==> flow/design.v (excerpt) <==
module SP_wocg(
	clk,
	rst_n,
	in_valid,
	in_data,
	in_mode,
	out_valid,
	out_data
);
input clk, rst_n, in_valid;
input [2:0] in_mode;
input [8:0] in_data;
output reg out_valid;
output reg [8:0] out_data;
genvar idx;
integer i;
localparam IDLE = 4'b0000;
localparam INV  = 4'b0001;
localparam MUL  = 4'b0010;
localparam SORT = 4'b0100;
localparam SUM  = 4'b1000;
reg [3:0] cur_state,next_state;
reg [4:0] cnt;
reg [2:0] cnt_data;
reg [8:0] data_temp;
reg [10:0] data_sum [0:5]; 
reg [2:0] mode_r;
wire idle_state = cur_state == IDLE;
wire inv_in_valid  = cur_state[0] && cnt < 6;
wire mul_in_valid  = cur_state[1] && cnt < 6;
wire sort_in_valid = cur_state[2] && cnt < 6;
wire sum_in_valid  = cur_state[3] && cnt < 6;
wire inv_out_valid,mul_out_valid,sort_out_valid;
wire [8:0] inv_out_data,mul_out_data,sort_out_data;
wire [8:0] sum_mod_out_w;   
wire inv_done  = cur_state[0] && cnt == 'd18;
wire mul_done  = cur_state[1] && cnt == 'd12;
wire sort_done = cur_state[2] && cnt == 'd11;
reg  sum_done ;
wire mode0_cnt_flag = cur_state[3] && mode_r == 'd0 && cnt == 'd5;
  ...
Settings: LEC_CHECK=0, ABC_AREA=1, CAP_MARGIN=20, CORE_MARGIN=2, CORE_UTILIZATION=64, CTS_CLUSTER_SIZE=95, SETUP_SLACK_MARGIN=1.88, SLEW_MARGIN=20, SYNTH_MEMORY_MAX_BITS=16384, TNS_END_PERCENT=5; clock period 6.54 ns.
run.sh (not shown) runs the stock make flow with config.mk's settings and CLKGATE_MAP_FILE=.
==> next run, changes <==
CTS_CLUSTER_SIZE = default   (was 95)
TNS_END_PERCENT = default   (was 5)
clock period = 8.26 ns   (was 6.54 ns; I/O delays follow)
Result: The changed run completed without violations. Fmax came out lower by 2.9%. Wire length came out lower by 3.9%. Worst setup slack gets better by 1.5 ns.
==> next run, changes <==
ABC_AREA = default   (was 1)
CORE_UTILIZATION = 70   (was 64)
SETUP_SLACK_MARGIN = default   (was 1.88)
clock period = 6.35 ns   (was 8.26 ns; I/O delays follow)
Effect: Sequential cell count is unchanged; core utilization rose by 7.8 points; final area goes up by 1.4%; clock skew stays flat; routed wire length climbs by about 2%; global-route usage climbs by 4.0 points.
==> next run, changes <==
CORE_UTILIZATION = 40   (was 70)
clock period = 13.5 ns   (was 6.35 ns; I/O delays follow)
After rerunning: Synthesized cell count stays the same; design area went down by 1.2%; die area went up by 74%; worst setup slack improved by 5.5 ns; wire length went up by 2.6%; clock-buffer cell count went up by 7.

* * *

Starting RTL as in the previous note.
make LEC_CHECK=0 CAP_MARGIN=10 CELL_PAD_IN_SITES_GLOBAL_PLACEMENT=1 CORE_MARGIN=2 CORE_UTILIZATION=70 CTS_CLUSTER_SIZE=34 PLACE_DENSITY=0.64 SETUP_SLACK_MARGIN=0.97 SLEW_MARGIN=20 SYNTH_MEMORY_MAX_BITS=16384 finish   # period 6.64 ns
The starting point ended with an error in global placement without I/O (3_1_place_gp_skip_io) on GPL-0301.
Edit:
Settings changed: CORE_UTILIZATION 70 to 63, CTS_CLUSTER_SIZE 34 to unset, PLACE_DENSITY 0.64 to unset, PLACE_DENSITY_LB_ADDON set to 0.04.
The new run passed the timing, DRC and antenna checks.
Die size goes up by roughly a tenth.
Area after synthesis is unchanged.
Synthesized cell count is unchanged.
Edit:
Settings changed: CELL_PAD_IN_SITES_DETAIL_PLACEMENT set to 1, CELL_PAD_IN_SITES_GLOBAL_PLACEMENT 1 to 0, CORE_ASPECT_RATIO set to 0.66, MAX_ROUTING_LAYER set to met4.
Effect: Now the flow never finished: it broke off in clock tree synthesis (4_1_cts) on DPL-0033; die area barely changes; synthesized cell count does not change; synthesized area stays the same.

* * *

Setup of job 9784:
Starting RTL as in the previous note.
export LEC_CHECK = 0
export CAP_MARGIN = 20
export CORE_MARGIN = 2
export CORE_UTILIZATION = 69
export CTS_CLUSTER_DIAMETER = 33
export CTS_CLUSTER_SIZE = 29
export SETUP_SLACK_MARGIN = 0.95
export SLEW_MARGIN = 20
export SYNTH_MEMORY_MAX_BITS = 16384
create_clock -name core_clock -period 3.22 [get_ports {clk}]
Flow for job 9784 halted at global routing, error code GRT-0116.
Changes in job 942 relative to job 9784:
Settings: clearing CTS_CLUSTER_DIAMETER, which used to be 33; clearing CTS_CLUSTER_SIZE, which used to be 29; swapping 69 for 11 in CORE_UTILIZATION; clearing SETUP_SLACK_MARGIN, which used to be 0.95; swapping 3.22 for 9.77 in the clock period (ns, I/O delays scaled along).
--- outcome ---
- Looking across job 9784 and job 942, the single run that reached the end with no open violations was job 942.
- Job 9784 → job 942: number of placement rows grew by about 150%; number of buffers inserted to repair setup after CTS fell by 98.
- Comparing the two runs side by side, job 942 comes out behind job 9784 on area of the core.
- Summary — depth of the CTS H-tree, job 942 relative to job 9784: lower, by 1.
- As far as AND-OR/OR-AND share of the synthesized area goes, job 9784 and job 942 are indistinguishable; the numbers are identical.
- Summary of job 942 over job 9784: die area went up 460000 um2; total placed instance area went down 9.8%.
Changes in job 8714 relative to job 942:
Settings: CORE_UTILIZATION changed from 11 to 40; the clock period (ns, I/O delays scaled along) changed from 9.77 to 7.58.
==> comparison <==
Job 8714: full flow OK, the timing, DRC and antenna checks passed
Of job 8714 and job 942, it is job 8714 that has the lower pin slew with the least headroom to its limit.
The fill cell total of the finished layout reported for job 8714 is smaller than that of job 942 by 47000.
Of job 942 and job 8714, the run reporting the lower met2 global-route usage was job 942.
The inputs of job 4689 differ from those of job 8714 as listed below.
Settings: changing CORE_UTILIZATION from 40 to 70; changing the clock period (ns, I/O delays scaled along) from 7.58 to 6.3.
- Comparing number of gates on the worst path with buffers counted for job 4689 and job 8714, the bigger number came from job 4689.
- The total met2 wirelength after detailed routing of job 4689 falls short of that of job 8714 by 1.4%.
- Job 4689 against job 8714: final core area utilization rose 33 points, setup slack after layout went down by 280 ps.
- Job 8714 -> job 4689: highest attainable clock frequency increased by more than 10%
- Of job 4689 and job 8714, it is job 4689 that has the higher synthesis-to-finish area growth.
- Looking at buffer count excluding the clock tree in the final layout, job 4689 sits above job 8714.
#### Input delta (job 2645 over job 4689)
Settings: CORE_UTILIZATION: 70 -> 69; the clock period (ns, I/O delays scaled along): 6.3 -> 7.58.
==> comparison <==
Wire: job 2645 routes less than job 4689
Summary of job 2645 over job 4689: post-route cell area -about 2.6%, layout overhead on the synthesized area -2.8 points.
Routing usage on met3 (higher): job 4689
For chip area line of the yosys report, job 2645 and job 4689 come out practically identical.
Of the two values seen for cell at the slowest stage of the critical path, sky130_fd_sc_hd__fa_1 was produced by job 4689 and sky130_fd_sc_hd__dfrtp_4 by job 2645.
Number of gates resized after CTS: job 2645 lower than job 4689
Comparing DRC violation total after the first TritonRoute iteration for job 2645 and job 4689, the bigger number came from job 2645.
Job 2645 vs. job 4689: worst stage delay on the critical path went up by 380 ps.

* * *

== run B ==
Starting RTL as in the previous note.
clock: 3.22 ns
lec_check: 0
cap_margin: 20
core_margin: 2
core_utilization: 72
cts_cluster_diameter: 33
cts_cluster_size: 21
setup_slack_margin: 0.95
slew_margin: 20
synth_memory_max_bits: 16384
Run B: it failed with a tool error in 4_1_cts, so there are no final results.
The inputs of run E differ from those of run B as listed below.
- clearing CTS_CLUSTER_DIAMETER, which used to be 33
- swapping 72 for 40 in CORE_UTILIZATION
- clearing SETUP_SLACK_MARGIN, which used to be 0.95
- clearing CTS_CLUSTER_SIZE, which used to be 21
- swapping 3.22 for 8.0 in the clock period (ns, I/O delays scaled along)
Findings:
Run E went all the way through the flow, and no timing, DRC or antenna check failed.
Combined area of all synthesized cells across run B and run E: no real change.
The placed instance count of run E falls short of that of run B by 8.6%.
Run E: placeable core region higher than run B
Cell area after placement was lower in run E than in run B.
Between run B and run E, the flow reports detailed placer's ending HPWL decreasing by more than 10%.
Compared with run B, row count in run E increased by more than a quarter.

* * *

Starting RTL as in the previous note.
Settings: LEC_CHECK=0, ABC_AREA=1, CAP_MARGIN=10, CELL_PAD_IN_SITES_DETAIL_PLACEMENT=0, CELL_PAD_IN_SITES_GLOBAL_PLACEMENT=0, CORE_ASPECT_RATIO=0.66, CORE_MARGIN=2, CORE_UTILIZATION=63, MAX_ROUTING_LAYER=met4, PLACE_DENSITY_LB_ADDON=0.04, SETUP_SLACK_MARGIN=0.97, SLEW_MARGIN=20, SYNTH_MEMORY_MAX_BITS=16384, TNS_END_PERCENT=15; clock period 6.64 ns.
Edit:
- ABC_AREA: 1 -> not set
- CELL_PAD_IN_SITES_DETAIL_PLACEMENT: 0 -> not set
- CELL_PAD_IN_SITES_GLOBAL_PLACEMENT: 0 -> 1
- CORE_ASPECT_RATIO: 0.66 -> not set
- CORE_UTILIZATION: 63 -> 70
- CTS_CLUSTER_SIZE: not set -> 35
- MAX_ROUTING_LAYER: met4 -> not set
- PLACE_DENSITY: not set -> 0.64
- PLACE_DENSITY_LB_ADDON: 0.04 -> not set
- TNS_END_PERCENT: 15 -> not set
The changed run did not get past global placement without I/O (3_1_place_gp_skip_io). Synthesized area shrinks by 0.56%. Die size shrinks by 10%. Synthesized cell count shrinks by 19%.
Edit:
- CELL_PAD_IN_SITES_GLOBAL_PLACEMENT: 1 -> 0
- CTS_CLUSTER_SIZE: 35 -> not set
Outcome:
- The new run produced a clean layout
- area after synthesis does not change
- die area does not change
- synthesized cell count stays the same
Edit:
- CORE_UTILIZATION: 70 -> 72
- CTS_CLUSTER_SIZE: not set -> 60
- PLACE_DENSITY: 0.64 -> not set
- PLACE_DENSITY_LB_ADDON: not set -> 0.0
The changed run completed and failed the layout checks on max-capacitance violations, max-slew violations, negative setup slack.
Clock skew came out lower by 38 ps.
Final area came out lower slightly.
Sequential share of layout area came out higher by 0.28 points.
Edit:
- ABC_AREA: not set -> 1
- CELL_PAD_IN_SITES_DETAIL_PLACEMENT: not set -> 0
- CELL_PAD_IN_SITES_GLOBAL_PLACEMENT: 0 -> 3
- CORE_ASPECT_RATIO: not set -> 0.66
- CORE_MARGIN: 2 -> 7
- CORE_UTILIZATION: 72 -> 63
- CTS_CLUSTER_DIAMETER: not set -> 276
- CTS_CLUSTER_SIZE: 60 -> not set
- MAX_ROUTING_LAYER: not set -> met4
- PLACE_DENSITY_LB_ADDON: 0.0 -> 0.04
- TNS_END_PERCENT: not set -> 15
This time the run failed in global placement without I/O (3_1_place_gp_skip_io). Synthesized area grows by 0.56%. Die size goes up by 22%. Synthesized cell count rises by about 23%.
Edit:
- CORE_UTILIZATION: 63 -> 37
- SETUP_SLACK_MARGIN: 0.97 -> -0.04
- TNS_END_PERCENT: 15 -> 20
After rerunning:
- Now the flow finished with timing, DRC and antenna clean
- synthesized area is unchanged
- die size goes up by 67%
- synthesized cell count stays the same

* * *

SP_wocg again, from the RTL that the note above started with.
==> flow/config.mk <==
export PLATFORM = sky130hd
export DESIGN_NAME = SP_wocg
export DESIGN_NICKNAME = SP_wocg
export VERILOG_FILES = /design/flow/design.v
export SDC_FILE = /design/flow/constraint.sdc
export NUM_CORES = 4
export LEC_CHECK = 0
export CAP_MARGIN = 20
export CORE_MARGIN = 2
export CORE_UTILIZATION = 72
export CTS_CLUSTER_DIAMETER = 213
export CTS_CLUSTER_SIZE = 100
export PLACE_DENSITY = 0.37
export SETUP_SLACK_MARGIN = -0.12
export SLEW_MARGIN = 20
export SYNTH_MEMORY_MAX_BITS = 16384
export TNS_END_PERCENT = 10
==> flow/constraint.sdc <==
create_clock -name core_clock -period 4.63 [get_ports {clk}]
set_input_delay 0.9260 -clock core_clock [delete_from_list [all_inputs] [get_ports {clk}]]
set_output_delay 0.9260 -clock core_clock [all_outputs]
set_load 0.01 [all_outputs]
The baseline died in global routing.
Rerun with:
ABC_AREA = 1   (was not set)
CTS_CLUSTER_DIAMETER = 225   (was 213)
CTS_CLUSTER_SIZE = not set   (was 100)
PLACE_DENSITY = not set   (was 0.37)
SETUP_SLACK_MARGIN = not set   (was -0.12)
TNS_END_PERCENT = not set   (was 10)
clock period = 2.68 ns   (was 4.63 ns; I/O delays follow)
Outcome:
- Now the flow ended with an error in clock tree synthesis on DPL-0038
- die size went up by 0.56%
- area after synthesis went up by 0.56%
- synthesized cell count came out higher by 23%
Rerun with:
ABC_AREA = not set   (was 1)
CTS_CLUSTER_DIAMETER = not set   (was 225)
PLACE_DENSITY = 0.4   (was not set)
TNS_END_PERCENT = 5   (was not set)
clock period = 5.17 ns   (was 2.68 ns; I/O delays follow)
Outcome: This time the run aborted during global routing with GRT-0116. Die size falls by 0.55%. Area after synthesis falls by 0.56%. Synthesized cell count falls by 19%.
Rerun with:
CTS_CLUSTER_DIAMETER = 213   (was not set)
CTS_CLUSTER_SIZE = 100   (was not set)
PLACE_DENSITY = not set   (was 0.4)
TNS_END_PERCENT = not set   (was 5)
clock period = 4.58 ns   (was 5.17 ns; I/O delays follow)
After rerunning: Now the flow aborted during clock tree synthesis on DPL-0033; area after synthesis does not change; die size does not change; synthesized cell count does not change.
Rerun with:
CAP_MARGIN = 40   (was 20)
SETUP_SLACK_MARGIN = 1.12   (was not set)
TNS_END_PERCENT = 10   (was not set)
clock period = 4.76 ns   (was 4.58 ns; I/O delays follow)
The changed run died in global routing.
Die area does not change.
Area after synthesis does not change.
Synthesized cell count is unchanged.

* * *

== JK ==
SP_wocg again, from the RTL that the note above started with.
==> flow/config.mk <==
export PLATFORM = sky130hd
export DESIGN_NAME = SP_wocg
export DESIGN_NICKNAME = SP_wocg
export VERILOG_FILES = /design/flow/design.v
export SDC_FILE = /design/flow/constraint.sdc
export NUM_CORES = 4
export LEC_CHECK = 0
export CAP_MARGIN = 10
export CELL_PAD_IN_SITES_GLOBAL_PLACEMENT = 0
export CORE_MARGIN = 2
export CORE_UTILIZATION = 72
export PLACE_DENSITY = 0.35
export SETUP_SLACK_MARGIN = 0.97
export SLEW_MARGIN = 20
export SYNTH_MEMORY_MAX_BITS = 16384
==> flow/constraint.sdc <==
create_clock -name core_clock -period 6.64 [get_ports {clk}]
set_input_delay 1.3280 -clock core_clock [delete_from_list [all_inputs] [get_ports {clk}]]
set_output_delay 1.3280 -clock core_clock [all_outputs]
set_load 0.01 [all_outputs]
JK: it failed with a tool error in 5_1_grt, so there are no final results.
For MS, these inputs were changed with respect to JK:
- changing PLACE_DENSITY from 0.35 to 0.64
- changing CORE_UTILIZATION from 72 to 70
- changing CELL_PAD_IN_SITES_GLOBAL_PLACEMENT from 0 to 1
- setting CTS_CLUSTER_SIZE to 33 for the first time
[summary]
- Count of standard-cell rows was higher in MS than in JK.
- Lower die width was reported by JK, not MS.
- MS: it failed with a tool error in 3_1_place_gp_skip_io, so there are no final results.
- Status: JK FAILED at 5_1_grt (tool error)
- JK -> MS: yosys-reported design area after synthesis delta 0, exact match
- MS against JK: die area up about 2.8%; placeable core region up 0.0028 mm^2.
Edits applied to the flow inputs when going from MS to AL:
- changing CORE_UTILIZATION from 70 to 72
- changing CELL_PAD_IN_SITES_GLOBAL_PLACEMENT from 1 to 0
- removing CTS_CLUSTER_SIZE (formerly 33)
- changing PLACE_DENSITY from 0.64 to 0.66
==> results <==
Reported for AL and MS, number of nets produced by synthesis turned out identical to the last digit.
Post-synthesis average cell area: MS vs AL identical
Against MS, floorplan row count in AL fell slightly.
Relative to MS, AL improves die size.
Re area of the mapped netlist: no difference whatsoever between MS and AL.
In the summary table, AL is marked failed, with error ODB-0269 raised in 5_1_grt.
Sort AL and MS by standard cell core area, descending, and MS comes first.
The lower die extent in x came out of AL.
Relative to AL, the following input files were edited for TR:
- CTS_CLUSTER_SIZE: unset -> 34
- PLACE_DENSITY: 0.66 -> 0.65
- CELL_PAD_IN_SITES_GLOBAL_PLACEMENT: 0 -> 1
- CORE_UTILIZATION: 72 -> 70
==> results <==
- Comparing TR against AL, there is no change at all in cell count after synthesis.
- The die extent in y number comes out lower for AL vs TR.
- Comparing TR against AL, there is no change at all in synthesized area.
- Side by side, die size turned out higher in TR than in AL.
- What ended TR was a tool error in 3_1_place_gp_skip_io; the run never finished.
